===== design/flow/design.v =====
module CONV(
	input			clk,               
	input			reset,             
	output reg		busy,	            
	input			ready,	            
	output reg[11:0]	iaddr,            
	input signed[19:0]	idata,            
	output reg 	     cwr,              
	output reg[11:0] 	caddr_wr,         
	output reg[19:0] 	cdata_wr,         
	output reg	 crd,               
	output reg[11:0]	caddr_rd,         
	input	[19:0]		cdata_rd,         
	output reg[2:0] 	csel              
);
parameter signed bias = 40'h0013100000;    
parameter signed K0_0 = 20'h0A89E;         
parameter signed K0_1 = 20'h092D5;         
parameter signed K0_2 = 20'h06D43;         
parameter signed K0_3 = 20'h01004;         
parameter signed K0_4 = 20'hF8F71;         
parameter signed K0_5 = 20'hF6E54;         
parameter signed K0_6 = 20'hFA6D7;         
parameter signed K0_7 = 20'hFC834;         
parameter signed K0_8 = 20'hFAC19;         
parameter IDLE       = 3'd0;    
parameter READ_CONV  = 3'd1;    
parameter WRITE_L0   = 3'd2;    
parameter DELAY1     = 3'd3;    
parameter READ_L0    = 3'd4;    
parameter WRITE_L1   = 3'd5;    
parameter DELAY2     = 3'd6;    
parameter FINISH     = 3'd7;    
reg [5:0] x, y, L1_x, L1_y;             
reg [3:0] counter_kdata, counter_kaddr;   
reg [2:0] counter_layer1;	            
reg [2:0] current_state, next_state;    
reg signed [19:0] Kernel;               
reg signed [39:0] conv_sum;             
reg signed [19:0] idata_tmp;            
wire signed [39:0] data_conv;
wire signed [19:0] conv_result;
assign data_conv = Kernel * idata_tmp;              
assign conv_result[19:0] = conv_sum[35:16] + conv_sum[15];   
always@(*) begin
	case(counter_kdata)
		4'd1: Kernel = K0_0;
		4'd2: Kernel = K0_1;
		4'd3: Kernel = K0_2;
		4'd4: Kernel = K0_3;
		4'd5: Kernel = K0_4;
		4'd6: Kernel = K0_5;
		4'd7: Kernel = K0_6;
		4'd8: Kernel = K0_7;
		4'd9: Kernel = K0_8;
		default: Kernel = 0;
	endcase
end
always@(posedge clk or posedge reset) begin
	if(reset) 
		current_state <= IDLE;
	else 
		current_state <= next_state;
end
always @(*) begin
	case (current_state)
		IDLE:       next_state = (ready) ? READ_CONV : IDLE;
		READ_CONV:  next_state = (counter_kdata == 4'd10) ? WRITE_L0 : READ_CONV;  
		WRITE_L0:   next_state = DELAY1;
		DELAY1:     next_state = (x == 6'd0 && y == 6'd0) ? READ_L0 : READ_CONV;
		READ_L0:    next_state = (counter_layer1 == 3'd4) ? WRITE_L1 : READ_L0;
		WRITE_L1:   next_state = DELAY2;
		DELAY2:     next_state = (L1_x == 6'd0 && L1_y == 6'd0) ? FINISH : READ_L0;
		FINISH:     next_state = FINISH;
		default:    next_state = IDLE;
	endcase
end
always@(posedge clk or posedge reset) begin
	if(reset) begin 
		iaddr <= 12'd0;
	end else if(current_state == READ_CONV) begin 
		case(counter_kaddr)
			4'd0: iaddr <= (y-1)*64 + x-1;
			4'd1: iaddr <= (y-1)*64 + x;
			4'd2: iaddr <= (y-1)*64 + x+1;
			4'd3: iaddr <= y*64 + x-1;
			4'd4: iaddr <= y*64 + x;		 
			4'd5: iaddr <= y*64 + x+1;		
			4'd6: iaddr <= (y+1)*64 + x-1;
			4'd7: iaddr <= (y+1)*64 + x;
			4'd8: iaddr <= (y+1)*64 + x+1;
			default: iaddr <= iaddr;
		endcase
	end
end
always@(posedge clk or posedge reset) begin
	if(reset) 
		counter_kaddr <= 4'd0;
	else if(current_state == READ_CONV) 
		counter_kaddr <= counter_kaddr + 4'd1;
	else 
		counter_kaddr <= counter_kaddr;
end
always@(posedge clk or posedge reset) begin
	if(reset) 
		idata_tmp <= 0;
	else if(current_state == READ_CONV) begin
		case(counter_kdata)
			4'd0: idata_tmp <= (x == 0 || y == 0) ? 20'd0 : idata;
			4'd1: idata_tmp <= (y == 0) ? 20'd0 : idata;
			4'd2: idata_tmp <= (x == 63 || y == 0) ? 20'd0 : idata;
			4'd3: idata_tmp <= (x == 0) ? 20'd0 : idata;
			4'd4: idata_tmp <= idata;
			4'd5: idata_tmp <= (x == 63) ? 20'd0 : idata;
			4'd6: idata_tmp <= (x == 0 || y == 63) ? 20'd0 : idata;
			4'd7: idata_tmp <= (y == 63) ? 20'd0 : idata;
			4'd8: idata_tmp <= (x == 63 || y == 63) ? 20'd0 : idata;
			default: idata_tmp <= idata_tmp;
		endcase
	end 
end
always@(posedge clk or posedge reset) begin
	if(reset) 
		conv_sum <= 40'd0;
	else if(current_state == READ_CONV) begin
		if(counter_kdata == 0) 
			conv_sum <= 40'd0;
		else if(counter_kdata == 10)     
			conv_sum <= conv_sum + bias;
		else  
			conv_sum <= conv_sum + data_conv;  
	end
end
always@(posedge clk or posedge reset) begin
	if(reset) 
		busy <= 0;
	else if(ready) 
		busy <= 1; 
	else if(current_state == FINISH) 
		busy <= 0;
end
always@(posedge clk or posedge reset) begin
	if(reset) 
		cwr <= 1'd0;
	else if(current_state == WRITE_L0 || current_state == WRITE_L1)
		cwr <= 1'd1;
	else 
		cwr <= 1'd0;
end
always@(posedge clk or posedge reset) begin
	if(reset) 
		crd <= 1'd0;
	else if(current_state == READ_L0) 
		crd <= 1'd1;
	else 
		crd <= 1'd0;
end
always@(posedge clk or posedge reset) begin
	if(reset) 
		csel <= 3'b000;
	else if(current_state == WRITE_L0) 
		csel <= 3'b001;
	else if(current_state == WRITE_L1) 
		csel <= 3'b011;
	else if(current_state == READ_L0) 
		csel <= 3'b001;
	else 
		csel <= csel;
end
always@(posedge clk or posedge reset) begin
	if(reset) 
		caddr_rd <= 12'd0;
	else if(current_state == READ_L0) begin
		case(counter_layer1)
			3'd0: caddr_rd <= L1_y*64 + L1_x;
			3'd1: caddr_rd <= L1_y*64 + L1_x+1;
			3'd2: caddr_rd <= (L1_y+1)*64 + L1_x;
			3'd3: caddr_rd <= (L1_y+1)*64 + L1_x+1;
		endcase 
	end
end
always@(posedge clk or posedge reset) begin
	if(reset) 
		caddr_wr <= 0;
	else if(current_state == WRITE_L0)  
		caddr_wr <= y * 64 + x; 
	else if(current_state == WRITE_L1)  
		caddr_wr <= (L1_y/2) * 32 + (L1_x/2);  
end
reg signed [19:0] current_max;
always@(posedge clk or posedge reset) begin
	if(reset) begin
		cdata_wr <= 20'd0;
		current_max <= 20'd0; 
	end else begin
		case(current_state)
			WRITE_L0:  
				cdata_wr <= (conv_sum[39]) ? 20'd0 : conv_result;
			READ_L0: begin				
				if(counter_layer1 == 3'd1) begin	 
					current_max <= cdata_rd; 		 
				end else begin
					current_max <= (cdata_rd > current_max) ? cdata_rd : current_max;
				end
			end
			WRITE_L1: begin
				cdata_wr <= current_max;
				current_max <= 20'h00000;  
			end
			default: begin
			end
		endcase
	end
end
always@(posedge clk or posedge reset) begin
	if(reset) begin
		x <= 6'd0; 
		y <= 6'd0;
	end else if(current_state == WRITE_L0) begin
		if(x == 6'd63) begin  
			x <= 6'd0;
			y <= y + 6'd1;
		end else begin
			x <= x + 6'd1;
		end
	end
end
always@(posedge clk or posedge reset) begin
	if(reset) begin
		L1_x <= 6'd0; 
		L1_y <= 6'd0;
	end else if(current_state == WRITE_L1) begin
		if(L1_x == 6'd62) begin
			L1_x <= 0;
			L1_y <= L1_y + 2;
		end else begin
			L1_x <= L1_x + 2;
		end
	end
end
always@(posedge clk or posedge reset) begin
	if(reset) 
		counter_kdata <= 4'd0;
	else 
		counter_kdata <= counter_kaddr;
end
always@(posedge clk or posedge reset) begin
	if(reset) 
		counter_layer1 <= 0;
	else if(current_state == READ_L0) 
		counter_layer1 <= counter_layer1 + 3'd1;
	else 
		counter_layer1 <= 0;
end
endmodule

===== design/flow/run.sh =====
#!/bin/bash
# the make line also repeats each setting of config.mk as NAME=value (left out here)
make -C /OpenROAD-flow-scripts/flow DESIGN_CONFIG=/design/flow/config.mk WORK_HOME=/design/flow/orfs CLKGATE_MAP_FILE= finish

===== design/flow/config.mk =====
export PLATFORM = sky130hd
export DESIGN_NAME = CONV
export DESIGN_NICKNAME = CONV
export VERILOG_FILES = /design/flow/design.v
export SDC_FILE = /design/flow/constraint.sdc
export NUM_CORES = 4
export LEC_CHECK = 0
export CAP_MARGIN = 20
export CORE_ASPECT_RATIO = 0.9
export CORE_MARGIN = 2
export CORE_UTILIZATION = 60
export GPL_ROUTABILITY_DRIVEN = 1
export MAX_ROUTING_LAYER = met4
export PLACE_DENSITY_LB_ADDON = 0.01
export SETUP_SLACK_MARGIN = 1.78
export SLEW_MARGIN = 20
export TNS_END_PERCENT = 5

===== design/flow/constraint.sdc =====
create_clock -name core_clock -period 8.63 [get_ports {clk}]
set_input_delay 1.7260 -clock core_clock [delete_from_list [all_inputs] [get_ports {clk}]]
set_output_delay 1.7260 -clock core_clock [all_outputs]
set_load 0.01 [all_outputs]

==> flow_metrics.env, run 1 <==
# source this file to load flow results
export IMPL_reg2regPathDepth=30
export IMPL_core_area_sq_um=42790
export IMPL_common_cells="inv_1, fa_1, nand2_1"
export IMPL_seq_area_frac_synth_pct=17.59
export IMPL_crit_fanout=10
export IMPL_ys_cells=2857
export IMPL_numSynthFlops=182
export IMPL_routed_wl_mm=68.66
export IMPL_dr_total_vias=19880
export IMPL_synthCells=2857
export IMPL_grt_max_degree=130
export IMPL_htreeDepth=4
export IMPL_drtPass1Iterations=7
export IMPL_synth_top_area_share_pct=33.62
export IMPL_start_kind="flip-flop"
export IMPL_fp_nets=3510
export IMPL_pin_count=105
export IMPL_dpl_instance_area_sq_um=27550
export IMPL_chip_area_sq_um=44860
export IMPL_io_buffers=103
export IMPL_crit_required_ns=9.00
export IMPL_grt_usage_pct=32.89
export IMPL_cts_tree="built"
export IMPL_slowest_stage="fa_1"
export IMPL_clock_sinks=182
export IMPL_clock_skew_ns=0.01658
export IMPL_r2r_start="counter_kdata[0]"
export IMPL_mux_area_share_pct=1.338
export IMPL_worstMarginPinSlew_ns=1.096
export IMPL_finalCritPeriodShare_pct=90.06
export IMPL_min_path_cells=2
export IMPL_crit_type="reg -> reg"
export IMPL_busiest_layer="met2"
export IMPL_path_delay_family="adder cells"
export IMPL_pre_cts_slack_ns=0.2063
export IMPL_vias_per_cell=5.680
export IMPL_crit_start="counter_kdata[0]"
export IMPL_grt_pass1_wl_mm=110.8
export IMPL_warnings=49
export IMPL_avgSynthCellArea_sq_um=9.068
export IMPL_worstSkewPairLatency_ns=0.49
export IMPL_finalHoldViolCount=0
export IMPL_nets=3584
export IMPL_synth_area_top_cells="fa_1, dfrtp_1, inv_1, ha_1, nand2_1"
export IMPL_setup_viol=0
export IMPL_endpoint="conv_sum[34]"
export IMPL_areaGrowthSynthToFinish_pct=11.64
export IMPL_most_common_cell="inv_1"
export IMPL_finalSetupTns_ns=0
export IMPL_fin_crit_ns=7.772
export IMPL_async_flop_share_pct=100.0
export IMPL_status="timing/DRC/antenna clean"
export IMPL_grt_util_met1_pct=44.50
export IMPL_cpMostUsedCell="fa_1"
export IMPL_reg2reg_to="conv_sum[34]"
export IMPL_edf_count=0
export IMPL_cp_arrival_ns=8.14
export IMPL_cp_end_kind="flip-flop"
export IMPL_grt_ovfl_total=0
export IMPL_antenna_found_initial=2
export IMPL_clock_fmax_mhz=128.7
export IMPL_path_clk_slew_ns=0.08
export IMPL_gp_congestion=0.8988
export IMPL_grt_pass1_vias=20650
export IMPL_synth_distinct_cells=76
export IMPL_fp_util_pct=60.54
export IMPL_largest_area_cell="fa_1"
export IMPL_grt_use_met3_pct=5.768
export IMPL_routedWlPerCell_um=19.62
export IMPL_ys_sh_xor_pct=3.279
export IMPL_worst_path_stages=30
export IMPL_drv_cap=0
export IMPL_logic_family="adder cells"
export IMPL_adder_share_pct=42.07
export IMPL_cts_hold_buf=0
export IMPL_ff_type="dfrtp_1"
export IMPL_initialDrtViolationCount=1553
export IMPL_synth_cell_area_sq_um=25910
export IMPL_fp_dieH_um=201.1
export IMPL_ys_sh_simple_pct=13.46
export IMPL_cts_buffers=17
export IMPL_clock_path_buffers=2
export IMPL_rows=72
export IMPL_root_buffer="clkbuf_16"
export IMPL_ant_nets=0
export IMPL_die_x_um=223.0
export IMPL_ys_warn_count=1
export IMPL_yosys_area_sq_um=25910
export IMPL_final_cell_area_sq_um=28920
export IMPL_min_from="current_state[7]"
export IMPL_setup_slack_ns=0.8575
export IMPL_holdPathEnd="current_state[7]"
export IMPL_grt_use_met2_pct=51.47
export IMPL_post_route_drc_count=0
export IMPL_drv_slew=0
export IMPL_r2r_slack_ns=0.86
export IMPL_synth_cellmix_compoundShare_pct=10.55
export IMPL_min_path_type="reg -> reg"
export IMPL_rsz0062_at_grt="yes"
export IMPL_dp_hpwl_mm=53.45
export IMPL_critPathMaxStageDelay_ns=0.53
export IMPL_relSlewSlack_pct=26.81
export IMPL_worstPathBufferInverterCount=8
[area by class of cell]
cell class,instances,area (sq um)
Sequential cell,182,4564
Timing Repair Buffer,204,1937
Clock buffer,18,439.2
Multi-Input combinational cell,1870,18640
Inverter,656,2482
Antenna cell,1,2.502
Tap cell,555,694.4
Clock inverter,14,158.9
Fill cell,3473,13870
[metrics by stage]
stage | utilization [%] | hold slack (ns) | cells
final | 67.59 | 0.4707 | 3500
after global routing | 67.59 | 0.4961 | 3500
after CTS | 66.95 | 0.4740 | 3485
after detailed placement | 64.38 | 0.4559 | 3422
after global placement | 64.37 | 0.4422 | 3422
after floorplan | - | 0.3519 | 2857
[metal layers]
layer  wire length [um]  vias up
li1                   -     9008
met1              29660    10150
met2              33070      582
met3               4152      135
met4               1785        0
met5                  0        -
[what timing repair did]
item,CTS,global route
pin swaps,30,19
gates resized,69,26
endpoints found under the setup margin,29,30
cloned,2,2
buffers inserted,29,12
==> run 2: changes to the inputs <==
Settings changed: ABC_AREA from default to 0, CAP_MARGIN 20 to 40, CELL_PAD_IN_SITES_DETAIL_PLACEMENT from default to 2, CORE_ASPECT_RATIO 0.9 to 1.32, CORE_UTILIZATION 60 to 41, CTS_CLUSTER_DIAMETER from default to 338, CTS_CLUSTER_SIZE from default to 67, GPL_TIMING_DRIVEN from default to 1, MAX_ROUTING_LAYER met4 to met5, MIN_ROUTING_LAYER from default to met2, PLACE_DENSITY_LB_ADDON 0.01 to default, SETUP_SLACK_MARGIN 1.78 to default, SLEW_MARGIN 20 to 40, TNS_END_PERCENT 5 to 95.
Clock period 8.63 ns to 8.0 ns, I/O delays scaled along.
==> run 2 against run 1 <==
Against the previous run: the run now fails in 5_1_grt; area after synthesis unchanged; die area increased by 45%; synthesized cell count did not move.
==> flow_metrics.env, run 2 <==
# yosys + openroad results
export IMPL_ys_sh_simple_pct=13.46
export IMPL_dp_hpwl_mm=82.94
export IMPL_rows=105
export IMPL_synth_area_top_cells="fa_1, dfrtp_1, inv_1, ha_1, nand2_1"
export IMPL_async_flop_share_pct=100.0
export IMPL_synthCells=2857
export IMPL_cts_hold_buf=0
export IMPL_dp_cells=3682
export IMPL_clock_path_buffers=2
export IMPL_largest_area_cell="fa_1"
export IMPL_numSynthFlops=182
export IMPL_ys_cells=2857
export IMPL_synth_cell_area_sq_um=25910
export IMPL_root_buffer="clkbuf_16"
export IMPL_synth_cellmix_compoundShare_pct=10.55
export IMPL_ys_warn_count=1
export IMPL_adder_share_pct=42.07
export IMPL_dpl_instance_area_sq_um=28070
export IMPL_fp_nets=3510
export IMPL_gp_congestion=0.9587
export IMPL_pre_cts_slack_ns=-0.6331
export IMPL_avgSynthCellArea_sq_um=9.068
export IMPL_common_cells="inv_1, fa_1, nand2_1"
export IMPL_edf_count=0
export IMPL_status="did not finish"
export IMPL_io_buffers=103
export IMPL_most_common_cell="inv_1"
export IMPL_firstError="[ERROR GRT-0116] Global routing finished with congestion. Check the congestion regions in the DRC Viewer."
export IMPL_logic_family="adder cells"
export IMPL_fp_dieH_um=292.8
export IMPL_chip_area_sq_um=65230
export IMPL_die_x_um=222.8
export IMPL_cts_buffers=17
export IMPL_synth_distinct_cells=76
export IMPL_grt_usage_pct=72.05
export IMPL_mux_area_share_pct=1.338
export IMPL_clock_sinks=182
export IMPL_yosys_area_sq_um=25910
export IMPL_htreeDepth=4
export IMPL_fp_util_pct=41.60
export IMPL_core_area_sq_um=62270
export IMPL_ff_type="dfrtp_1"
export IMPL_ys_sh_xor_pct=3.279
export IMPL_grt_ovfl_total=56
export IMPL_stop_stage="5_1_grt"
export IMPL_seq_area_frac_synth_pct=17.59
export IMPL_synth_top_area_share_pct=33.62
export IMPL_pin_count=105
[run 2: routing by layer]
layer / overflow / global-route usage [%]
met1: - / -
met2: 25 / 78.38
met3: 10 / 76.81
met4: 20 / 58.75
met5: 1 / 35.03
[run 2: what timing repair did]
action	CTS
cloned	10
pin swaps	116
resized	183
setup endpoints to repair	21
setup buffers	55
hold endpoints to repair	0
[run 2: stage by stage]
step	util, %
after floorplan	-
after global placement	45.02
after detailed placement	45.07
after CTS	48.42
==> run 3: changes to the inputs <==
Settings changed: ABC_AREA 0 to default, CAP_MARGIN 40 to 20, CELL_PAD_IN_SITES_DETAIL_PLACEMENT 2 to default, CORE_ASPECT_RATIO 1.32 to 0.9, CORE_UTILIZATION 41 to 68, CTS_CLUSTER_DIAMETER 338 to default, CTS_CLUSTER_SIZE 67 to default, GPL_TIMING_DRIVEN 1 to default, HOLD_SLACK_MARGIN from default to 0.3, MAX_ROUTING_LAYER met5 to met4, MIN_ROUTING_LAYER met2 to default, PLACE_DENSITY from default to 0.51, SETUP_SLACK_MARGIN from default to 0.3, SLEW_MARGIN 40 to 20, TNS_END_PERCENT 95 to 5.
Clock period 8.0 ns to 8.14 ns, I/O delays scaled along.
==> run 3 against run 2 <==
Against the previous run: the run now finishes clean; die area shrank 39%; area after synthesis unchanged; synthesized cell count unchanged.
==> flow_metrics.env, run 3 <==
# source this file to load flow results
export IMPL_status="timing/DRC/antenna clean"
export IMPL_grt_max_degree=124
export IMPL_synth_cell_area_sq_um=25910
export IMPL_clock_path_buffers=2
export IMPL_cpMostUsedCell="fa_1"
export IMPL_numSynthFlops=182
export IMPL_rsz0062_at_grt="yes"
export IMPL_pin_count=105
export IMPL_vias_per_cell=5.914
export IMPL_r2r_start="counter_kdata[0]"
export IMPL_worst_path_stages=30
export IMPL_worstPathBufferInverterCount=8
export IMPL_fp_util_pct=69.29
export IMPL_seq_area_frac_synth_pct=17.59
export IMPL_n_antenna_cell=0
export IMPL_grt_pass1_vias=21180
export IMPL_final_cells=3399
export IMPL_antenna_found_initial=0
export IMPL_path_clk_slew_ns=0.08
export IMPL_drtPass1Iterations=6
export IMPL_mux_area_share_pct=1.338
export IMPL_cts_tree="built"
export IMPL_largest_area_cell="fa_1"
export IMPL_start_kind="flip-flop"
export IMPL_logic_family="adder cells"
export IMPL_cp_end_kind="flip-flop"
export IMPL_r2r_slack_ns=0.30
export IMPL_initialDrtViolationCount=1792
export IMPL_fin_crit_ns=7.843
export IMPL_reg2reg_to="conv_sum[36]"
export IMPL_dr_total_vias=20100
export IMPL_fp_nets=3510
export IMPL_yosys_area_sq_um=25910
export IMPL_path_delay_family="adder cells"
export IMPL_warnings=50
export IMPL_clock_skew_ns=0.01468
export IMPL_clock_sinks=182
export IMPL_drv_slew=0
export IMPL_grt_usage_pct=36.84
export IMPL_drv_cap=0
export IMPL_ys_warn_count=1
export IMPL_fp_dieH_um=189.2
export IMPL_core_area_sq_um=37390
export IMPL_gp_congestion=0.9504
export IMPL_areaGrowthSynthToFinish_pct=9.456
export IMPL_clock_fmax_mhz=127.5
export IMPL_grt_ovfl_total=0
export IMPL_ant_nets=0
export IMPL_synthCells=2857
export IMPL_crit_start="counter_kdata[0]"
export IMPL_reg2regPathDepth=30
export IMPL_edf_count=0
export IMPL_routed_wl_mm=67.38
export IMPL_setup_viol=0
export IMPL_holdPathEnd="csel[0]"
export IMPL_crit_fanout=10
export IMPL_grt_pass1_wl_mm=110.2
export IMPL_finalHoldViolCount=0
export IMPL_cp_arrival_ns=8.19
export IMPL_min_from="csel[0]"
export IMPL_finalCritPeriodShare_pct=96.36
export IMPL_fillers=2689
export IMPL_synth_area_top_cells="fa_1, dfrtp_1, inv_1, ha_1, nand2_1"
export IMPL_synth_distinct_cells=76
export IMPL_post_route_drc_count=0
export IMPL_root_buffer="clkbuf_16"
export IMPL_dp_cells=3355
export IMPL_chip_area_sq_um=39680
export IMPL_ys_cells=2857
export IMPL_worstSkewPairLatency_ns=0.48
export IMPL_min_path_cells=1
export IMPL_ys_sh_simple_pct=13.46
export IMPL_most_common_cell="inv_1"
export IMPL_async_flop_share_pct=100.0
export IMPL_endpoint="conv_sum[36]"
export IMPL_cts_hold_buf=0
export IMPL_dp_hpwl_mm=53.28
export IMPL_worstMarginPinSlew_ns=1.042
export IMPL_synth_top_area_share_pct=33.62
export IMPL_min_path_type="reg -> reg"
export IMPL_ys_sh_xor_pct=3.279
export IMPL_crit_required_ns=8.49
export IMPL_adder_share_pct=42.07
export IMPL_critPathMaxStageDelay_ns=0.54
export IMPL_nets=3556
export IMPL_avgSynthCellArea_sq_um=9.068
export IMPL_htreeDepth=4
export IMPL_common_cells="inv_1, fa_1, nand2_1"
export IMPL_fin_hold_ws_ns=0.4742
export IMPL_rows=67
export IMPL_relSlewSlack_pct=30.37
export IMPL_cts_buffers=17
export IMPL_routedWlPerCell_um=19.82
export IMPL_ff_type="dfrtp_1"
export IMPL_synth_cellmix_compoundShare_pct=10.55
export IMPL_die_x_um=209.7
export IMPL_crit_type="reg -> reg"
export IMPL_slowest_stage="fa_1"
export IMPL_io_buffers=103
==> run 3: repair_timing <==
action,4_1_cts,5_1_grt
setup buffers,0,10
endpoints found under the setup margin,14,21
pin swaps,1,13
gates cloned,0,2
gates resized,4,37
==> run 3: cell type report <==
| cell class | count | area, sq um | share of cell area, % |
|---|---|---|---|
| Clock inverter | 13 | 152.6 | 0.5383 |
| Timing Repair Buffer | 176 | 1630 | 5.749 |
| Sequential cell | 182 | 4558 | 16.07 |
| Tap cell | 483 | 604.3 | 2.131 |
| Clock buffer | 19 | 452.9 | 1.597 |
| Multi-Input combinational cell | 1870 | 18480 | 65.19 |
| Inverter | 656 | 2474 | 8.723 |
==> run 3: routing by layer <==
metal / GRT usage, % / up-vias / wire (um)
li1: - / 8935 / -
met1: 48.20 / 10160 / 26880
met2: 58.48 / 846 / 32810
met3: 7.248 / 164 / 5408
met4: 12.11 / 0 / 2286
met5: - / - / 0
==> run 3: stage by stage <==
step / area [sq um] / utilization [%] / worst slack, ns / setup TNS, ns
3_5_place_dp: 27510 / 73.58 / 0.1498 / 0
3_3_place_gp: 27510 / 73.58 / 0.2416 / 0
6_report: 28360 / 75.84 / 0.2965 / 0
5_1_grt: 28360 / 75.84 / -0.01661 / -0.01661
4_1_cts: 28120 / 75.22 / 0.2250 / 0
2_1_floorplan: 25930 / - / 0.3130 / 0
==> run 4: changes to the inputs <==
Settings changed: CORE_ASPECT_RATIO 0.9 to default, CORE_UTILIZATION 68 to 11, GPL_ROUTABILITY_DRIVEN 1 to default, HOLD_SLACK_MARGIN 0.3 to default, MAX_ROUTING_LAYER met4 to default, PLACE_DENSITY 0.51 to default, SETUP_SLACK_MARGIN 0.3 to default, TNS_END_PERCENT 5 to default.
Clock period 8.14 ns to 12.8 ns, I/O delays scaled along.
==> run 4 against run 3 <==
Against the previous run: still clean on timing, DRC and antenna; area after synthesis stayed put; register-to-register slack better by 3.8 ns; critical path depth fell by 2; cell area grew 10%; die area rose to 6.0 times the previous value; setup slack improved by 3.8 ns.
==> flow_metrics.env, run 4 <==
# source this file to load flow results
export IMPL_ys_sh_xor_pct=3.279
export IMPL_cts_buffers=17
export IMPL_grt_ovfl_total=0
export IMPL_crit_start="counter_kdata[0]"
export IMPL_seq_area_frac_synth_pct=17.59
export IMPL_yosys_area_sq_um=25910
export IMPL_initialDrtViolationCount=1101
export IMPL_rows=178
export IMPL_holdPathEnd="caddr_rd[6]"
export IMPL_dp_cells=5998
export IMPL_final_cell_area_sq_um=31210
export IMPL_ff_type="dfrtp_1"
export IMPL_cp_end_kind="flip-flop"
export IMPL_post_route_util_pct=13.30
export IMPL_final_cells=6032
export IMPL_r2r_slack_ns=4.06
export IMPL_async_flop_share_pct=100.0
export IMPL_reg2regPathDepth=28
export IMPL_htreeDepth=4
export IMPL_synth_cell_area_sq_um=25910
export IMPL_adder_share_pct=42.07
export IMPL_crit_fanout=20
export IMPL_crit_type="reg -> reg"
export IMPL_clock_skew_ns=0.02264
export IMPL_routedWlPerCell_um=11.94
export IMPL_path_clk_slew_ns=0.08
export IMPL_antenna_found_initial=5
export IMPL_io_buffers=103
export IMPL_ys_cells=2857
export IMPL_grt_pass1_vias=20960
export IMPL_crit_required_ns=13.16
export IMPL_cts_tree="built"
export IMPL_worst_path_stages=28
export IMPL_drv_cap=0
export IMPL_dpl_instance_area_sq_um=30620
export IMPL_endpoint="conv_sum[35]"
export IMPL_cts_hold_buf=0
export IMPL_finalHoldViolCount=0
export IMPL_numSynthFlops=182
export IMPL_path_delay_family="adder cells"
export IMPL_r2r_start="counter_kdata[0]"
export IMPL_clock_fmax_mhz=114.4
export IMPL_nets=3520
export IMPL_chip_area_sq_um=239400
export IMPL_clock_sinks=182
export IMPL_slowest_stage="fa_1"
export IMPL_core_area_sq_um=234700
export IMPL_vias_per_cell=3.221
export IMPL_grt_usage_pct=6.198
export IMPL_die_x_um=489.3
export IMPL_grt_max_degree=69
export IMPL_dr_total_vias=19430
export IMPL_fin_crit_ns=8.742
export IMPL_min_path_type="reg -> reg"
export IMPL_setup_viol=0
export IMPL_mux_area_share_pct=1.338
export IMPL_fillers=26870
export IMPL_drtPass1Iterations=7
export IMPL_min_path_cells=2
export IMPL_clock_path_buffers=2
export IMPL_synth_cellmix_compoundShare_pct=10.55
export IMPL_most_common_cell="inv_1"
export IMPL_ys_warn_count=1
export IMPL_status="timing/DRC/antenna clean"
export IMPL_warnings=44
export IMPL_grt_pass1_wl_mm=117.1
export IMPL_dp_hpwl_mm=58.73
export IMPL_postCtsSetupBuffers=0
export IMPL_ctsResizeCount=0
export IMPL_synthCells=2857
export IMPL_worstMarginPinSlew_ns=1.040
export IMPL_edf_count=0
export IMPL_fp_nets=3510
export IMPL_common_cells="inv_1, fa_1, nand2_1"
export IMPL_synth_area_top_cells="fa_1, dfrtp_1, inv_1, ha_1, nand2_1"
export IMPL_fp_dieH_um=489.3
export IMPL_min_from="caddr_rd[6]"
export IMPL_relSlewSlack_pct=30.53
export IMPL_fin_hold_ws_ns=0.4789
export IMPL_critPathMaxStageDelay_ns=0.64
export IMPL_drv_slew=0
export IMPL_ys_sh_simple_pct=13.46
export IMPL_finalCritPeriodShare_pct=68.29
export IMPL_largest_area_cell="fa_1"
export IMPL_fp_util_pct=11.04
export IMPL_logic_family="adder cells"
export IMPL_reg2reg_to="conv_sum[35]"
export IMPL_root_buffer="clkbuf_16"
export IMPL_rsz0062_at_grt="no"
export IMPL_avgSynthCellArea_sq_um=9.068
export IMPL_synth_top_area_share_pct=33.62
export IMPL_worstSkewPairLatency_ns=0.50
export IMPL_synth_distinct_cells=76
export IMPL_routed_wl_mm=72.04
export IMPL_worstPathBufferInverterCount=8
export IMPL_ant_nets=0
export IMPL_gp_congestion=0.8411
export IMPL_start_kind="flip-flop"
export IMPL_cp_arrival_ns=9.10
export IMPL_finalSetupTns_ns=0
export IMPL_post_route_drc_count=0
export IMPL_pin_count=105
export IMPL_areaGrowthSynthToFinish_pct=20.49
run 4: metrics by stage:
step                      setup WS [ns]
after global routing              3.449
after floorplan                   4.488
after global placement            4.351
after detailed placement          4.149
after CTS                         4.113
final                             4.058
run 4: cell type report:
cell class | instances | area, sq um | area share (%)
diodes | 2 | 5.005 | 0.01603
clock buffers | 20 | 456.7 | 1.463
clock inverters | 12 | 133.9 | 0.4289
inverters | 656 | 2470 | 7.913
multi-input cells | 1870 | 18340 | 58.76
flip-flops and latches | 182 | 4557 | 14.60
well taps | 3150 | 3941 | 12.63
repair buffers | 140 | 1309 | 4.193
run 4: layer usage:
layer / vias up / share of wire, % / track usage (%)
met5: - / 0 / 0
met4: 0 / 1.8 / 1.727
met3: 69 / 4.8 / 0.9735
met2: 484 / 49 / 10.31
met1: 10010 / 45 / 8.251
li1: 8862 / - / -
==> run 5: changes to the inputs <==
Settings changed: CORE_ASPECT_RATIO from default to 0.9, CORE_UTILIZATION 11 to 72, CTS_CLUSTER_SIZE from default to 80, GPL_ROUTABILITY_DRIVEN from default to 1, HOLD_SLACK_MARGIN from default to -0.09, MAX_ROUTING_LAYER from default to met4, PLACE_DENSITY_LB_ADDON from default to 0.01, SETUP_SLACK_MARGIN from default to 1.32, TNS_END_PERCENT from default to 40.
Clock period 12.8 ns to 7.76 ns, I/O delays scaled along.
==> run 5 against run 4 <==
Against the previous run: the layout now fails its checks (setup timing); critical path depth grew 1; synthesized cell count stayed put; worst hold slack better by 0.0018 ns; non-clock buffer count rose by 134.
==> flow_metrics.env, run 5 <==
# source this file to load flow results
export IMPL_synth_cellmix_compoundShare_pct=10.55
export IMPL_endpoint="conv_sum[34]"
export IMPL_nets=3654
export IMPL_clock_fmax_mhz=120.3
export IMPL_fin_crit_ns=8.314
export IMPL_ant_nets=0
export IMPL_grt_pass1_vias=22620
export IMPL_reg2reg_to="conv_sum[34]"
export IMPL_clock_skew_ns=0.02096
export IMPL_relSlewSlack_pct=27.87
export IMPL_holdPathEnd="csel[0]"
export IMPL_worstSkewPairLatency_ns=0.47
export IMPL_cts_hold_buf=0
export IMPL_vias_per_cell=6.383
export IMPL_largest_area_cell="fa_1"
export IMPL_fillers=1810
export IMPL_routed_wl_mm=80.98
export IMPL_rows=65
export IMPL_io_buffers=103
export IMPL_grt_ovfl_total=0
export IMPL_drtPass1Iterations=7
export IMPL_adder_share_pct=42.07
export IMPL_ys_cells=2857
export IMPL_min_from="csel[0]"
export IMPL_finalHoldViolCount=0
export IMPL_root_buffer="clkbuf_16"
export IMPL_clock_sinks=182
export IMPL_r2r_slack_ns=-0.55
export IMPL_dpl_instance_area_sq_um=27770
export IMPL_dp_hpwl_mm=53.46
export IMPL_cp_end_kind="flip-flop"
export IMPL_cts_buffers=17
export IMPL_common_cells="inv_1, fa_1, nand2_1"
export IMPL_violatedChecks="setup timing"
export IMPL_numSynthFlops=182
export IMPL_path_delay_family="adder cells"
export IMPL_pre_cts_slack_ns=-0.004129
export IMPL_crit_start="counter_kdata[2]"
export IMPL_antenna_found_initial=1
export IMPL_ys_sh_simple_pct=13.46
export IMPL_grt_max_degree=183
export IMPL_warnings=49
export IMPL_routedWlPerCell_um=23.24
export IMPL_worst_path_stages=29
export IMPL_r2r_start="counter_kdata[2]"
export IMPL_seq_area_frac_synth_pct=17.59
export IMPL_fp_util_pct=73.40
export IMPL_synth_top_area_share_pct=33.62
export IMPL_post_route_drc_count=0
export IMPL_synthCells=2857
export IMPL_gp_congestion=1.049
export IMPL_dr_total_vias=22240
export IMPL_slowest_stage="fa_1"
export IMPL_start_kind="flip-flop"
export IMPL_drv_cap=0
export IMPL_most_common_cell="inv_1"
export IMPL_setup_slack_ns=-0.5543
export IMPL_initialDrtViolationCount=2987
export IMPL_synth_distinct_cells=76
export IMPL_clock_path_buffers=2
export IMPL_fp_dieH_um=184.0
export IMPL_worstPathBufferInverterCount=8
export IMPL_critPathMaxStageDelay_ns=0.71
export IMPL_logic_family="adder cells"
export IMPL_cpMostUsedCell="fa_1"
export IMPL_path_clk_slew_ns=0.09
export IMPL_min_path_type="reg -> reg"
export IMPL_crit_fanout=14
export IMPL_cp_arrival_ns=8.65
export IMPL_status="finished with violations"
export IMPL_rsz0062_at_grt="yes"
export IMPL_reg2regPathDepth=29
export IMPL_die_x_um=203.9
export IMPL_ys_warn_count=1
export IMPL_mux_area_share_pct=1.338
export IMPL_fp_nets=3510
export IMPL_ff_type="dfrtp_1"
export IMPL_drv_slew=0
export IMPL_async_flop_share_pct=100.0
export IMPL_min_path_cells=1
export IMPL_ys_sh_xor_pct=3.279
export IMPL_areaGrowthSynthToFinish_pct=16.36
export IMPL_synth_area_top_cells="fa_1, dfrtp_1, inv_1, ha_1, nand2_1"
export IMPL_edf_count=0
export IMPL_avgSynthCellArea_sq_um=9.068
export IMPL_grt_usage_pct=42.31
export IMPL_core_area_sq_um=35300
export IMPL_grt_pass1_wl_mm=118.2
export IMPL_final_cell_area_sq_um=30150
export IMPL_cts_tree="built"
export IMPL_htreeDepth=4
export IMPL_setup_viol=13
export IMPL_crit_required_ns=8.10
export IMPL_crit_type="reg -> reg"
export IMPL_worstMarginPinSlew_ns=1.079
export IMPL_synth_cell_area_sq_um=25910
export IMPL_pin_count=105
export IMPL_yosys_area_sq_um=25910
export IMPL_chip_area_sq_um=37520
export IMPL_finalCritPeriodShare_pct=107.1
==> run 5: layer usage <==
layer	share of wire [%]	up-vias	track usage (%)
met5	0	-	-
met4	6.7	0	17.83
li1	-	9147	-
met1	35	10930	53.46
met3	11	536	7.356
met2	47	1624	68.20
==> run 5: timing repair <==
action                                  4_1_cts  5_1_grt
gates cloned                                  7        0
endpoints found under the setup margin       29       30
resized                                     141       99
buffers inserted                             52       27
pin swaps                                   122       78
==> run 5: area by class of cell <==
| cell class | count | area (sq um) | share of cell area (%) |
|---|---|---|---|
| multi-input cells | 1870 | 19300 | 64.01 |
| flip-flops and latches | 182 | 4559 | 15.12 |
| repair buffers | 274 | 2643 | 8.766 |
| inverters | 656 | 2490 | 8.260 |
| well taps | 469 | 586.8 | 1.947 |
| clock buffers | 17 | 425.4 | 1.411 |
| clock inverters | 15 | 142.6 | 0.4732 |
| diodes | 1 | 2.502 | 0.008301 |
==> run 5: metrics by stage <==
stage,utilization [%],cells,TNS (ns),hold WS [ns]
floorplan,-,2857,0,0.3519
CTS,83.52,3455,0,0.4805
global placement,78.67,3364,0,0.4435
detailed placement,78.67,3364,-0.005383,0.4635
finish,85.41,3484,-5.040,0.4807
global route,85.41,3484,-5.996,0.4879
==> run 6: changes to the inputs <==
Settings changed: CORE_ASPECT_RATIO 0.9 to default, CORE_UTILIZATION 72 to 71, CTS_CLUSTER_SIZE 80 to default, GPL_ROUTABILITY_DRIVEN 1 to default, HOLD_SLACK_MARGIN -0.09 to -0.1, MAX_ROUTING_LAYER met4 to default, PLACE_DENSITY_LB_ADDON 0.01 to default, SETUP_SLACK_MARGIN 1.32 to 1.6, TNS_END_PERCENT 40 to default.
Clock period 7.76 ns to 5.58 ns, I/O delays scaled along.
==> run 6 against run 5 <==
Against the previous run: the run now fails in 5_1_grt; synthesized cell count unchanged; area after synthesis did not move; die area rose by 1.4%.
==> flow_metrics.env, run 6 <==
# yosys + openroad results
export IMPL_avgSynthCellArea_sq_um=9.068
export IMPL_core_area_sq_um=35740
export IMPL_async_flop_share_pct=100.0
export IMPL_largest_area_cell="fa_1"
export IMPL_dp_hpwl_mm=55.70
export IMPL_ys_warn_count=1
export IMPL_adder_share_pct=42.07
export IMPL_ys_sh_simple_pct=13.46
export IMPL_pin_count=105
export IMPL_seq_area_frac_synth_pct=17.59
export IMPL_dpl_instance_area_sq_um=29530
export IMPL_ys_sh_xor_pct=3.279
export IMPL_rows=69
export IMPL_root_buffer="clkbuf_16"
export IMPL_htreeDepth=4
export IMPL_die_x_um=195.0
export IMPL_synthCells=2857
export IMPL_edf_count=0
export IMPL_clock_path_buffers=2
export IMPL_synth_area_top_cells="fa_1, dfrtp_1, inv_1, ha_1, nand2_1"
export IMPL_io_buffers=103
export IMPL_cts_hold_buf=0
export IMPL_common_cells="inv_1, fa_1, nand2_1"
export IMPL_grt_ovfl_total=216
export IMPL_synth_distinct_cells=76
export IMPL_status="did not finish"
export IMPL_ff_type="dfrtp_1"
export IMPL_yosys_area_sq_um=25910
export IMPL_grt_usage_pct=80.20
export IMPL_fp_util_pct=72.48
export IMPL_cts_buffers=17
export IMPL_most_common_cell="inv_1"
export IMPL_gp_congestion=0.9237
export IMPL_logic_family="adder cells"
export IMPL_ys_cells=2857
export IMPL_synth_cellmix_compoundShare_pct=10.55
export IMPL_firstError="[ERROR GRT-0232] Routing congestion too high. Check the congestion heatmap in the GUI."
export IMPL_synth_cell_area_sq_um=25910
export IMPL_pre_cts_slack_ns=-2.212
export IMPL_fp_nets=3510
export IMPL_dp_cells=3574
export IMPL_stop_stage="5_1_grt"
export IMPL_chip_area_sq_um=38030
export IMPL_numSynthFlops=182
export IMPL_synth_top_area_share_pct=33.62
export IMPL_mux_area_share_pct=1.338
export IMPL_fp_dieH_um=195.0
export IMPL_clock_sinks=182
## run 6: what timing repair did
item,4_1_cts
setup endpoints to repair,37
buffers inserted,36
cloned,5
pin swaps,95
resized,227
## run 6: routing by layer
layer / track usage, % / GRT overflow
met1: 80.41 / 12
met4: 76.73 / 78
met5: 44.44 / 0
met3: 69.97 / 9
met2: 93.15 / 117
## run 6: metrics by stage
step           TNS [ns]
2_1_floorplan    -40.34
3_3_place_gp     -49.16
3_5_place_dp     -54.81
4_1_cts          -47.76
==> run 7: changes to the inputs <==
Settings changed: ABC_AREA from default to 0, CAP_MARGIN 20 to 10, CELL_PAD_IN_SITES_DETAIL_PLACEMENT from default to 2, CORE_ASPECT_RATIO from default to 1.15, CORE_UTILIZATION 71 to 50, GPL_ROUTABILITY_DRIVEN from default to 1, HOLD_SLACK_MARGIN -0.1 to default, SETUP_SLACK_MARGIN 1.6 to -0.8, TNS_END_PERCENT from default to 30.
Clock period 5.58 ns to 13.4 ns, I/O delays scaled along.
==> run 7 against run 6 <==
Against the previous run: synthesized cell count stayed put; die area is 41% higher; area after synthesis stayed put; the run now finishes clean.
==> flow_metrics.env, run 7 <==
# source this file to load flow results
export IMPL_antenna_found_initial=10
export IMPL_status="timing/DRC/antenna clean"
export IMPL_pin_count=105
export IMPL_cts_hold_buf=0
export IMPL_worstPathBufferInverterCount=7
export IMPL_largest_area_cell="fa_1"
export IMPL_dp_hpwl_mm=89.68
export IMPL_mux_area_share_pct=1.338
export IMPL_warnings=48
export IMPL_grt_use_met2_pct=88.12
export IMPL_busiest_layer="met2"
export IMPL_most_common_cell="inv_1"
export IMPL_synth_cell_area_sq_um=25910
export IMPL_rows=89
export IMPL_core_area_sq_um=51220
export IMPL_drv_slew=0
export IMPL_cpMostUsedCell="fa_1"
export IMPL_dpl_instance_area_sq_um=27470
export IMPL_worstMarginPinSlew_ns=1.246
export IMPL_cp_end_kind="flip-flop"
export IMPL_min_path_type="reg -> reg"
export IMPL_ant_nets=0
export IMPL_r2r_start="counter_kdata[1]"
export IMPL_gp_congestion=0.9219
export IMPL_root_buffer="clkbuf_16"
export IMPL_grt_util_met1_pct=51.45
export IMPL_yosys_area_sq_um=25910
export IMPL_grt_ovfl_total=0
export IMPL_final_cell_area_sq_um=28160
export IMPL_path_delay_family="adder cells"
export IMPL_grt_pass1_vias=28610
export IMPL_crit_required_ns=13.80
export IMPL_crit_fanout=21
export IMPL_initialDrtViolationCount=2268
export IMPL_clock_path_buffers=2
export IMPL_numSynthFlops=182
export IMPL_path_clk_slew_ns=0.11
export IMPL_holdPathEnd="current_state[7]"
export IMPL_grt_max_degree=134
export IMPL_grt_use_met3_pct=16.74
export IMPL_post_route_drc_count=0
export IMPL_synthCells=2857
export IMPL_routed_wl_mm=138.7
export IMPL_ys_sh_xor_pct=3.279
export IMPL_crit_type="reg -> reg"
export IMPL_async_flop_share_pct=100.0
export IMPL_worstSkewPairLatency_ns=0.55
export IMPL_synth_distinct_cells=76
export IMPL_clock_skew_ns=0.02872
export IMPL_adder_share_pct=42.07
export IMPL_synth_cellmix_compoundShare_pct=10.55
export IMPL_vias_per_cell=6.757
export IMPL_setup_viol=0
export IMPL_finalSetupTns_ns=0
export IMPL_regArea_sq_um=4558
export IMPL_avgSynthCellArea_sq_um=9.068
export IMPL_grt_usage_pct=52.57
export IMPL_drtPass1Iterations=6
export IMPL_dr_total_vias=24020
export IMPL_logic_family="adder cells"
export IMPL_cts_tree="built"
export IMPL_finalHoldViolCount=0
export IMPL_logic_area_sq_um=18380
export IMPL_endpoint="conv_sum[34]"
export IMPL_cts_buffers=17
export IMPL_reg2regPathDepth=29
export IMPL_worst_path_stages=29
export IMPL_seq_area_frac_synth_pct=17.59
export IMPL_ys_sh_simple_pct=13.46
export IMPL_synth_top_area_share_pct=33.62
export IMPL_rsz0062_at_grt="no"
export IMPL_fillers=5262
export IMPL_ys_cells=2857
export IMPL_finalCritPeriodShare_pct=76.26
export IMPL_io_buffers=103
export IMPL_min_from="current_state[7]"
export IMPL_min_path_cells=2
export IMPL_postCtsSetupBuffers=0
export IMPL_grt_pass1_wl_mm=201.3
export IMPL_synth_area_top_cells="fa_1, dfrtp_1, inv_1, ha_1, nand2_1"
export IMPL_chip_area_sq_um=53650
export IMPL_relSlewSlack_pct=16.75
export IMPL_nets=3510
export IMPL_fin_crit_ns=10.22
export IMPL_slowest_stage="fa_1"
export IMPL_fp_nets=3510
export IMPL_die_x_um=216.3
export IMPL_clock_fmax_mhz=97.85
export IMPL_drv_cap=0
export IMPL_common_cells="inv_1, fa_1, nand2_1"
export IMPL_crit_start="counter_kdata[1]"
export IMPL_ys_warn_count=1
export IMPL_r2r_slack_ns=3.18
export IMPL_critPathMaxStageDelay_ns=0.70
export IMPL_ff_type="dfrtp_1"
export IMPL_edf_count=0
export IMPL_cp_arrival_ns=10.62
export IMPL_fp_util_pct=50.57
export IMPL_fp_dieH_um=248.1
export IMPL_areaGrowthSynthToFinish_pct=8.718
export IMPL_ctsResizeCount=0
export IMPL_reg2reg_to="conv_sum[34]"
export IMPL_clock_sinks=182
export IMPL_start_kind="flip-flop"
export IMPL_routedWlPerCell_um=39.01
export IMPL_htreeDepth=4
[run 7: per-layer routing]
layer | routed length (um) | share of wire (%)
met1 | 43590 | 31
met5 | 54 | 0.039
met4 | 15510 | 11
met3 | 12840 | 9.3
met2 | 66680 | 48
[run 7: stage by stage]
| step | std cells | utilization [%] | worst slack [ns] | hold WS [ns] |
|---|---|---|---|---|
| 6_report | 3555 | 54.98 | 3.181 | 0.4780 |
| 5_1_grt | 3553 | 54.97 | 3.005 | 0.5046 |
| 3_5_place_dp | 3520 | 53.63 | 3.813 | 0.4659 |
| 3_3_place_gp | 3520 | 53.63 | 4.600 | 0.4507 |
| 4_1_cts | 3552 | 54.91 | 3.263 | 0.4771 |
| 2_1_floorplan | 2857 | - | 5.088 | 0.3519 |
[run 7: cell type report]
class | instances | area share [%]
repair buffers | 130 | 4.380
inverters | 656 | 8.787
clock buffers | 17 | 1.510
multi-input cells | 1870 | 65.27
well taps | 682 | 3.030
diodes | 3 | 0.02665
flip-flops and latches | 182 | 16.18
clock inverters | 15 | 0.8130
==> run 8: changes to the inputs <==
Settings changed: ABC_AREA 0 to default, CAP_MARGIN 10 to 20, CELL_PAD_IN_SITES_DETAIL_PLACEMENT 2 to default, CELL_PAD_IN_SITES_GLOBAL_PLACEMENT from default to 1, CORE_ASPECT_RATIO 1.15 to 1.03, CORE_MARGIN 2 to 4, CORE_UTILIZATION 50 to 70, PLACE_DENSITY_LB_ADDON from default to 0.19, SETUP_SLACK_MARGIN -0.8 to default, TNS_END_PERCENT 30 to default.
Clock period 13.4 ns to 12.9 ns, I/O delays scaled along.
==> run 8 against run 7 <==
Against the previous run: highest routed layer is now met4; critical path depth down 2; sequential cell count unchanged; sequential share of layout area rose by 0.20 points; register-to-register slack improved by 0.67 ns; worst hold slack improved by 0.0035 ns.
==> flow_metrics.env, run 8 <==
# source this file to load flow results
export IMPL_worstMarginPinSlew_ns=1.184
export IMPL_pre_cts_slack_ns=3.891
export IMPL_rsz0062_at_grt="no"
export IMPL_critPathMaxStageDelay_ns=0.74
export IMPL_cts_buffers=17
export IMPL_chip_area_sq_um=40150
export IMPL_edf_count=0
export IMPL_areaGrowthSynthToFinish_pct=7.341
export IMPL_common_cells="inv_1, fa_1, nand2_1"
export IMPL_status="timing/DRC/antenna clean"
export IMPL_clock_skew_ns=0.01627
export IMPL_synth_top_area_share_pct=33.62
export IMPL_clock_sinks=182
export IMPL_routedWlPerCell_um=18.89
export IMPL_worstPathBufferInverterCount=7
export IMPL_crit_type="reg -> reg"
export IMPL_routed_wl_mm=63.17
export IMPL_drtPass1Iterations=7
export IMPL_ys_cells=2857
export IMPL_clock_path_buffers=2
export IMPL_ant_nets=0
export IMPL_relSlewSlack_pct=21.08
export IMPL_cp_end_kind="flip-flop"
export IMPL_pin_count=105
export IMPL_most_common_cell="inv_1"
export IMPL_ctsResizeCount=0
export IMPL_reg2regPathDepth=27
export IMPL_slowest_stage="o21ai_2"
export IMPL_initialDrtViolationCount=1425
export IMPL_r2r_slack_ns=3.85
export IMPL_io_buffers=103
export IMPL_cts_tree="built"
export IMPL_grt_max_degree=103
export IMPL_fp_util_pct=70.95
export IMPL_start_kind="flip-flop"
export IMPL_worstSkewPairLatency_ns=0.45
export IMPL_ff_type="dfrtp_1"
export IMPL_fp_dieH_um=203.2
export IMPL_cp_arrival_ns=9.37
export IMPL_dp_hpwl_mm=50.10
export IMPL_die_x_um=197.6
export IMPL_async_flop_share_pct=100.0
export IMPL_avgSynthCellArea_sq_um=9.068
export IMPL_setup_viol=0
export IMPL_finalHoldViolCount=0
export IMPL_htreeDepth=4
export IMPL_min_path_cells=1
export IMPL_yosys_area_sq_um=25910
export IMPL_cts_hold_buf=0
export IMPL_grt_pass1_wl_mm=107.1
export IMPL_crit_fanout=20
export IMPL_grt_pass1_vias=21510
export IMPL_ys_sh_xor_pct=3.279
export IMPL_setup_slack_ns=3.853
export IMPL_mux_area_share_pct=1.338
export IMPL_adder_share_pct=42.07
export IMPL_fp_nets=3510
export IMPL_crit_start="counter_kdata[0]"
export IMPL_grt_ovfl_total=0
export IMPL_drv_cap=0
export IMPL_grt_usage_pct=33.28
export IMPL_logic_family="adder cells"
export IMPL_path_delay_family="adder cells"
export IMPL_nets=3508
export IMPL_clock_fmax_mhz=110.5
export IMPL_crit_required_ns=13.22
export IMPL_largest_area_cell="fa_1"
export IMPL_min_from="csel[0]"
export IMPL_synth_cellmix_compoundShare_pct=10.55
export IMPL_core_area_sq_um=36510
export IMPL_worst_path_stages=27
export IMPL_finalCritPeriodShare_pct=70.13
export IMPL_r2r_start="counter_kdata[0]"
export IMPL_warnings=49
export IMPL_synth_distinct_cells=76
export IMPL_fin_crit_ns=9.047
export IMPL_vias_per_cell=5.908
export IMPL_antenna_found_initial=1
export IMPL_postCtsSetupBuffers=0
export IMPL_root_buffer="clkbuf_16"
export IMPL_seq_area_frac_synth_pct=17.59
export IMPL_drv_slew=0
export IMPL_rows=71
export IMPL_finalSetupTns_ns=0
export IMPL_synthCells=2857
export IMPL_holdPathEnd="csel[0]"
export IMPL_gp_congestion=0.9447
export IMPL_synth_area_top_cells="fa_1, dfrtp_1, inv_1, ha_1, nand2_1"
export IMPL_dr_total_vias=19760
export IMPL_ys_sh_simple_pct=13.46
export IMPL_synth_cell_area_sq_um=25910
export IMPL_reg2reg_to="conv_sum[35]"
export IMPL_post_route_drc_count=0
export IMPL_endpoint="conv_sum[35]"
export IMPL_min_path_type="reg -> reg"
export IMPL_ys_warn_count=1
export IMPL_numSynthFlops=182
export IMPL_path_clk_slew_ns=0.08
-- run 8: cell type report --
| cell class | instances | area (sq um) |
|---|---|---|
| inverter | 656 | 2470 |
| timing repair buffer | 128 | 1222 |
| clock buffer | 17 | 425.4 |
| antenna | 2 | 5.005 |
| multi-input combinational | 1870 | 18370 |
| fill | 2584 | 8703 |
| clock inverter | 15 | 161.4 |
| tap | 474 | 593.1 |
| sequential | 182 | 4557 |
-- run 8: metrics by stage --
stage | std cells | hold WS (ns) | utilization, % | area, sq um
after floorplan | 2857 | 0.3519 | - | 25910
after global placement | 3310 | 0.4425 | 74.48 | 27190
after detailed placement | 3310 | 0.4574 | 74.50 | 27200
after CTS | 3342 | 0.4789 | 76.11 | 27790
after global routing | 3343 | 0.4888 | 76.16 | 27810
final | 3344 | 0.4815 | 76.16 | 27810
-- run 8: per-layer routing --
metal  wire length, um  part of all wire [%]  track usage [%]
met5                 0                     0                0
met4              2484                   3.9            12.20
met3              3467                   5.5            4.295
met2             32530                    51            57.39
met1             24690                    39            43.61
==> run 9: changes to the inputs <==
Settings changed: ABC_AREA from default to 1, CELL_PAD_IN_SITES_GLOBAL_PLACEMENT 1 to default, CORE_ASPECT_RATIO 1.03 to 0.9, CORE_MARGIN 4 to 2, CORE_UTILIZATION 70 to 68, CTS_CLUSTER_DIAMETER from default to 372, HOLD_SLACK_MARGIN from default to 0.3, MAX_ROUTING_LAYER from default to met4, PLACE_DENSITY from default to 0.51, PLACE_DENSITY_LB_ADDON 0.19 to default, SETUP_SLACK_MARGIN from default to 0.3, TNS_END_PERCENT from default to 70.
Clock period 12.9 ns to 5.26 ns, I/O delays scaled along.
==> run 9 against run 8 <==
Against the previous run: core utilization is 9.9 points higher; first-iteration DRC count went up to 2.9 times the previous value; count of clock-buffer cells in the layout stayed put; final cell count is 33% higher; the layout now fails its checks (setup timing); cell area is 22% higher.
==> flow_metrics.env, run 9 <==
# source this file to load flow results
export IMPL_holdPathEnd="current_state[3]"
export IMPL_ys_sh_xor_pct=1.065
export IMPL_fp_dieH_um=193.1
export IMPL_pin_count=105
export IMPL_clock_sinks=182
export IMPL_reg2regPathDepth=32
export IMPL_gp_congestion=1.073
export IMPL_grt_usage_pct=49.59
export IMPL_worstPathBufferInverterCount=12
export IMPL_edf_count=0
export IMPL_final_cell_area_sq_um=33880
export IMPL_htreeDepth=4
export IMPL_start_kind="flip-flop"
export IMPL_ys_warn_count=1
export IMPL_post_route_drc_count=0
export IMPL_clock_skew_ns=0.01803
export IMPL_grt_max_degree=64
export IMPL_endpoint="conv_sum[36]"
export IMPL_most_common_cell="inv_1"
export IMPL_fp_util_pct=68.62
export IMPL_drtPass1Iterations=10
export IMPL_reg2reg_to="conv_sum[36]"
export IMPL_critPathMaxStageDelay_ns=0.59
export IMPL_io_buffers=103
export IMPL_async_flop_share_pct=100.0
export IMPL_r2r_start="counter_kdata[1]"
export IMPL_largest_area_cell="fa_1"
export IMPL_rows=69
export IMPL_cp_arrival_ns=7.62
export IMPL_avgSynthCellArea_sq_um=7.781
export IMPL_min_from="current_state[5]"
export IMPL_crit_start="counter_kdata[1]"
export IMPL_synth_cell_area_sq_um=27020
export IMPL_ff_type="dfrtp_1"
export IMPL_antenna_found_initial=4
export IMPL_setup_slack_ns=-1.985
export IMPL_violatedChecks="setup timing"
export IMPL_synthCells=3472
export IMPL_chip_area_sq_um=41340
export IMPL_worstMarginPinSlew_ns=1.161
export IMPL_adder_share_pct=40.34
export IMPL_fillers=2113
export IMPL_fin_crit_ns=7.245
export IMPL_root_buffer="clkbuf_16"
export IMPL_path_clk_slew_ns=0.09
export IMPL_finalHoldViolCount=0
export IMPL_core_area_sq_um=39370
export IMPL_crit_required_ns=5.64
export IMPL_ys_sh_simple_pct=20.06
export IMPL_grt_pass1_vias=27790
export IMPL_common_cells="inv_1, nand2_1, fa_1"
export IMPL_cts_tree="built"
export IMPL_crit_type="reg -> reg"
export IMPL_min_path_cells=0
export IMPL_worst_path_stages=32
export IMPL_drv_cap=0
export IMPL_warnings=51
export IMPL_crit_fanout=7
export IMPL_grt_pass1_wl_mm=150.7
export IMPL_finalCritPeriodShare_pct=137.7
export IMPL_rsz0062_at_grt="yes"
export IMPL_routedWlPerCell_um=22.64
export IMPL_min_path_type="reg -> reg"
export IMPL_cts_buffers=17
export IMPL_fp_nets=4125
export IMPL_logic_family="adder cells"
export IMPL_dp_hpwl_mm=73.86
export IMPL_clock_path_buffers=2
export IMPL_drv_slew=0
export IMPL_dpl_instance_area_sq_um=31330
export IMPL_synth_distinct_cells=63
export IMPL_worstSkewPairLatency_ns=0.50
export IMPL_synth_cellmix_compoundShare_pct=7.443
export IMPL_relSlewSlack_pct=22.50
export IMPL_yosys_area_sq_um=27020
export IMPL_setup_viol=35
export IMPL_dr_total_vias=27100
export IMPL_ant_nets=0
export IMPL_numSynthFlops=182
export IMPL_r2r_slack_ns=-1.98
export IMPL_slowest_stage="fa_1"
export IMPL_initialDrtViolationCount=4105
export IMPL_synth_area_top_cells="fa_1, dfrtp_1, inv_1, nand2_1, ha_1"
export IMPL_routed_wl_mm=100.9
export IMPL_clock_fmax_mhz=138.0
export IMPL_cp_end_kind="flip-flop"
export IMPL_nets=4562
export IMPL_status="finished with violations"
export IMPL_ys_cells=3472
export IMPL_grt_ovfl_total=0
export IMPL_mux_area_share_pct=0
export IMPL_areaGrowthSynthToFinish_pct=25.41
export IMPL_cts_hold_buf=0
export IMPL_die_x_um=214.1
export IMPL_synth_top_area_share_pct=32.23
export IMPL_seq_area_frac_synth_pct=16.86
export IMPL_path_delay_family="adder cells"
export IMPL_vias_per_cell=6.081
## run 9: metal layers
metal / up-vias / global-route usage, % / wire length (um)
met5: - / - / 0
met4: 0 / 28.29 / 7417
met3: 711 / 15.12 / 14070
met2: 2252 / 74.74 / 44600
met1: 12900 / 60.00 / 34820
li1: 11240 / - / -
## run 9: what timing repair did
item,in CTS,in global routing
gates resized,303,103
endpoints found under the hold margin,0,0
pin swaps,93,49
setup buffers,46,12
cloned,1,0
endpoints found under the setup margin,35,36
## run 9: cell type report
cell class	count	area, sq um	share of cell area, %
Antenna cell	4	10.01	0.02954
Clock buffer	17	425.4	1.256
Clock inverter	14	158.9	0.4690
Inverter	893	3408	10.06
Multi-Input combinational cell	2300	20180	59.56
Sequential cell	182	4559	13.46
Tap cell	532	665.6	1.965
Timing Repair Buffer	515	4473	13.20
## run 9: per-stage QoR
| stage | TNS [ns] | setup WS, ns | util, % | hold WS [ns] | instances |
|---|---|---|---|---|---|
| global route | -62.17 | -2.140 | 86.06 | 0.4549 | 4457 |
| finish | -57.13 | -1.985 | 86.06 | 0.4430 | 4457 |
| global placement | -52.70 | -1.775 | 79.57 | 0.4111 | 4363 |
| detailed placement | -56.65 | -2.010 | 79.57 | 0.4185 | 4363 |
| CTS | -49.33 | -1.652 | 84.90 | 0.4428 | 4441 |
| floorplan | -40.14 | -1.498 | - | 0.3487 | 3472 |
